## yarrow
// cache
module cache (
    input   logic           i_hclk,
    input   logic           i_hnreset,
    input   logic           i_hsel_m,
    input   logic   [31:0]  i_haddr_m,
    input   logic           i_hwrite_m,
    input   logic   [ 2:0]  i_hsize_m,
    input   logic   [ 2:0]  i_hburst_m,
    input   logic   [ 3:0]  i_hprot_m,
    input   logic   [ 1:0]  i_htrans_m,
    input   logic           i_hmastlock_m,
    input   logic           i_hready_m,
    input   logic   [31:0]  i_hwdata_m,
    output  logic           o_hready_m,
    output  logic           o_hresp_m,
    output  logic   [31:0]  o_hrdata_m,
    input   logic           i_nbypass,
    input   logic   [31:0]  i_climit,
    input   logic           i_d_cache_en,
    output  logic           o_hsel_sl,
    output  logic           o_hready_i_sl,
    output  logic   [31:0]  o_haddr_sl,
    output  logic           o_hwrite_sl,
    output  logic   [2:0]   o_hsize_sl,
    output  logic   [1:0]   o_htrans_sl,
    output  logic   [31:0]  o_hwdata_sl,
    input   logic   [31:0]  i_hrdata_sl,
    input   logic           i_hready_o_sl,
    input   logic           i_hresp_sl,
    output  logic           o_mem_en,
    output  logic           o_mem_we,
    output  logic   [7:0]   o_mem_addr,
    output  logic   [31:0]  o_mem_wdata,
    input   logic   [31:0]  i_mem_rdata
    );
clock: 11.9 ns
lec_check: 0
cap_margin: 20
core_margin: 2
core_utilization: 40
place_density: 0.6
slew_margin: 20
run.sh (not shown) runs the stock make flow with config.mk's settings and CLKGATE_MAP_FILE=.
yarrow did not stop at any stage, and its layout met the timing, DRC and antenna checks.
#### Input delta (harbor over yarrow)
Settings: swapping 11.9 for 12.0 in the clock period (ns, I/O delays scaled along).
==> comparison <==
Delta (harbor minus yarrow): wire length reported by the detailed router +0.40%; fraction of area in registers +0.19 points. As far as area share of xor/xnor cells in the synthesized design goes, harbor and yarrow are indistinguishable; the numbers are identical. Between yarrow and harbor, the cell count went down. Relative to yarrow, the delay of the slowest cell on the worst path of harbor is lower by 0.04 ns. Cell count along the critical path, harbor vs yarrow: down by a few percent. The final reports for harbor and yarrow show clock share of power lower in the former.

========
Setup of v6:
Starting RTL as in the previous note.
make LEC_CHECK=0 CAP_MARGIN=20 CORE_MARGIN=2 CORE_UTILIZATION=58 PLACE_DENSITY=0.6 SETUP_SLACK_MARGIN=1.79 SLEW_MARGIN=20 finish   # period 6.58 ns
Final checks on v6, whose flow otherwise completed, came back failing, citing setup timing.
For v14, these inputs were changed with respect to v6:
Settings: removing PLACE_DENSITY (formerly 0.6); changing SETUP_SLACK_MARGIN from 1.79 to 1.33; setting CTS_CLUSTER_DIAMETER to 40 for the first time.
--- outcome ---
- v14: GRT-0232 in global routing (5_1_grt) -> run aborted
- | mean post-synth cell area | v6 vs v14 | ≈ equal |
- Re multiplexer area fraction after synthesis: no difference whatsoever between v14 and v6.
- Taking v6 as the reference, in v14 number of resized instances in the post-cts repair step went down by 9, yosys synthesis chip area closely matched the old numbers, simple-gate share of the synthesized area stayed essentially flat.
- Synthesized cell count: v6 vs v14 identical
- v14 gives more total clock buffers created by CTS than v6 did.
- The instance area after placement was comparable across v14 and v6.
- Compared with v6, v14 shows number of buffers inserted by post-CTS setup repair higher by 5.
- v14 -> v6: floorplan core density delta 0, exact match

========
cache again, from the RTL that the note above started with.
Design cache, start of the top module:
module cache (
    input   logic           i_hclk,
    input   logic           i_hnreset,
    input   logic           i_hsel_m,
    input   logic   [31:0]  i_haddr_m,
    input   logic           i_hwrite_m,
    input   logic   [ 2:0]  i_hsize_m,
    input   logic   [ 2:0]  i_hburst_m,
    input   logic   [ 3:0]  i_hprot_m,
    input   logic   [ 1:0]  i_htrans_m,
    input   logic           i_hmastlock_m,
    input   logic           i_hready_m,
    input   logic   [31:0]  i_hwdata_m,
    output  logic           o_hready_m,
    output  logic           o_hresp_m,
    output  logic   [31:0]  o_hrdata_m,
    input   logic           i_nbypass,
    input   logic   [31:0]  i_climit,
    input   logic           i_d_cache_en,
    output  logic           o_hsel_sl,
    output  logic           o_hready_i_sl,
    output  logic   [31:0]  o_haddr_sl,
    output  logic           o_hwrite_sl,
    output  logic   [2:0]   o_hsize_sl,
    output  logic   [1:0]   o_htrans_sl,
    output  logic   [31:0]  o_hwdata_sl,
    input   logic   [31:0]  i_hrdata_sl,
    input   logic           i_hready_o_sl,
    input   logic           i_hresp_sl,
    output  logic           o_mem_en,
    output  logic           o_mem_we,
    output  logic   [7:0]   o_mem_addr,
    output  logic   [31:0]  o_mem_wdata,
    input   logic   [31:0]  i_mem_rdata
    );
export LEC_CHECK = 0
export ABC_AREA = 1
export CAP_MARGIN = 20
export CORE_MARGIN = 2
export CORE_UTILIZATION = 56
export GPL_ROUTABILITY_DRIVEN = 1
export PLACE_DENSITY = 0.81
export SLEW_MARGIN = 20
create_clock -name core_clock -period 6.58 [get_ports {i_hclk}]
The first run died in 5_1_grt (ODB-0269).
Then changed:
- ABC_AREA: 1 -> unset
- CORE_UTILIZATION: 56 -> 40
- GPL_ROUTABILITY_DRIVEN: 1 -> unset
- PLACE_DENSITY: 0.81 -> 0.6
- clock period: 6.58 -> 8.24 ns (I/O delays scaled with it)
The new run ran to the end with violations: negative setup slack; die size grows by 43%; synthesized area grows by about 3%; synthesized cell count shrinks by 15%.
Then changed:
- CORE_UTILIZATION: 40 -> 66
- GPL_ROUTABILITY_DRIVEN: unset -> 1
- PLACE_DENSITY: 0.6 -> unset
- clock period: 8.24 -> 8.58 ns (I/O delays scaled with it)
After rerunning: The changed run stopped in 5_1_grt (GRT-0116); synthesized cell count is unchanged; area after synthesis stays the same; die area fell by well over a third.
Then changed:
- CORE_UTILIZATION: 66 -> 58
- GPL_ROUTABILITY_DRIVEN: 1 -> unset
- PLACE_DENSITY: unset -> 0.8
- TNS_END_PERCENT: unset -> 5
- clock period: 8.58 -> 6.59 ns (I/O delays scaled with it)
Effect:
- The changed run finished but fails on negative setup slack
- synthesized area is unchanged
- die area climbs by roughly a tenth
- synthesized cell count stays the same
Then changed:
- CTS_CLUSTER_DIAMETER: unset -> 40
- MAX_ROUTING_LAYER: unset -> met4
- PLACE_DENSITY: 0.8 -> unset
- SETUP_SLACK_MARGIN: unset -> 1.33
- clock period: 6.59 -> 6.94 ns (I/O delays scaled with it)
Result: The new run finished but fails on max-capacitance violations, max-slew violations, negative setup slack; die size is unchanged; via count climbs by a little under a tenth; global-route usage climbs by 5.1 points; core utilization rose by 1.1 points.
Then changed:
- CORE_UTILIZATION: 58 -> 59
- CTS_CLUSTER_DIAMETER: 40 -> unset
- MAX_ROUTING_LAYER: met4 -> unset
- SETUP_SLACK_MARGIN: 1.33 -> 1.77
- TNS_END_PERCENT: 5 -> unset
- clock period: 6.94 -> 6.81 ns (I/O delays scaled with it)
The changed run finished but failed the layout checks on negative setup slack.
Synthesized cell count stays the same.
Hold slack is about the same.
Non-clock buffer count rises by 21.
Synthesized area is unchanged.
Power is estimated from default activity; no workload was simulated.
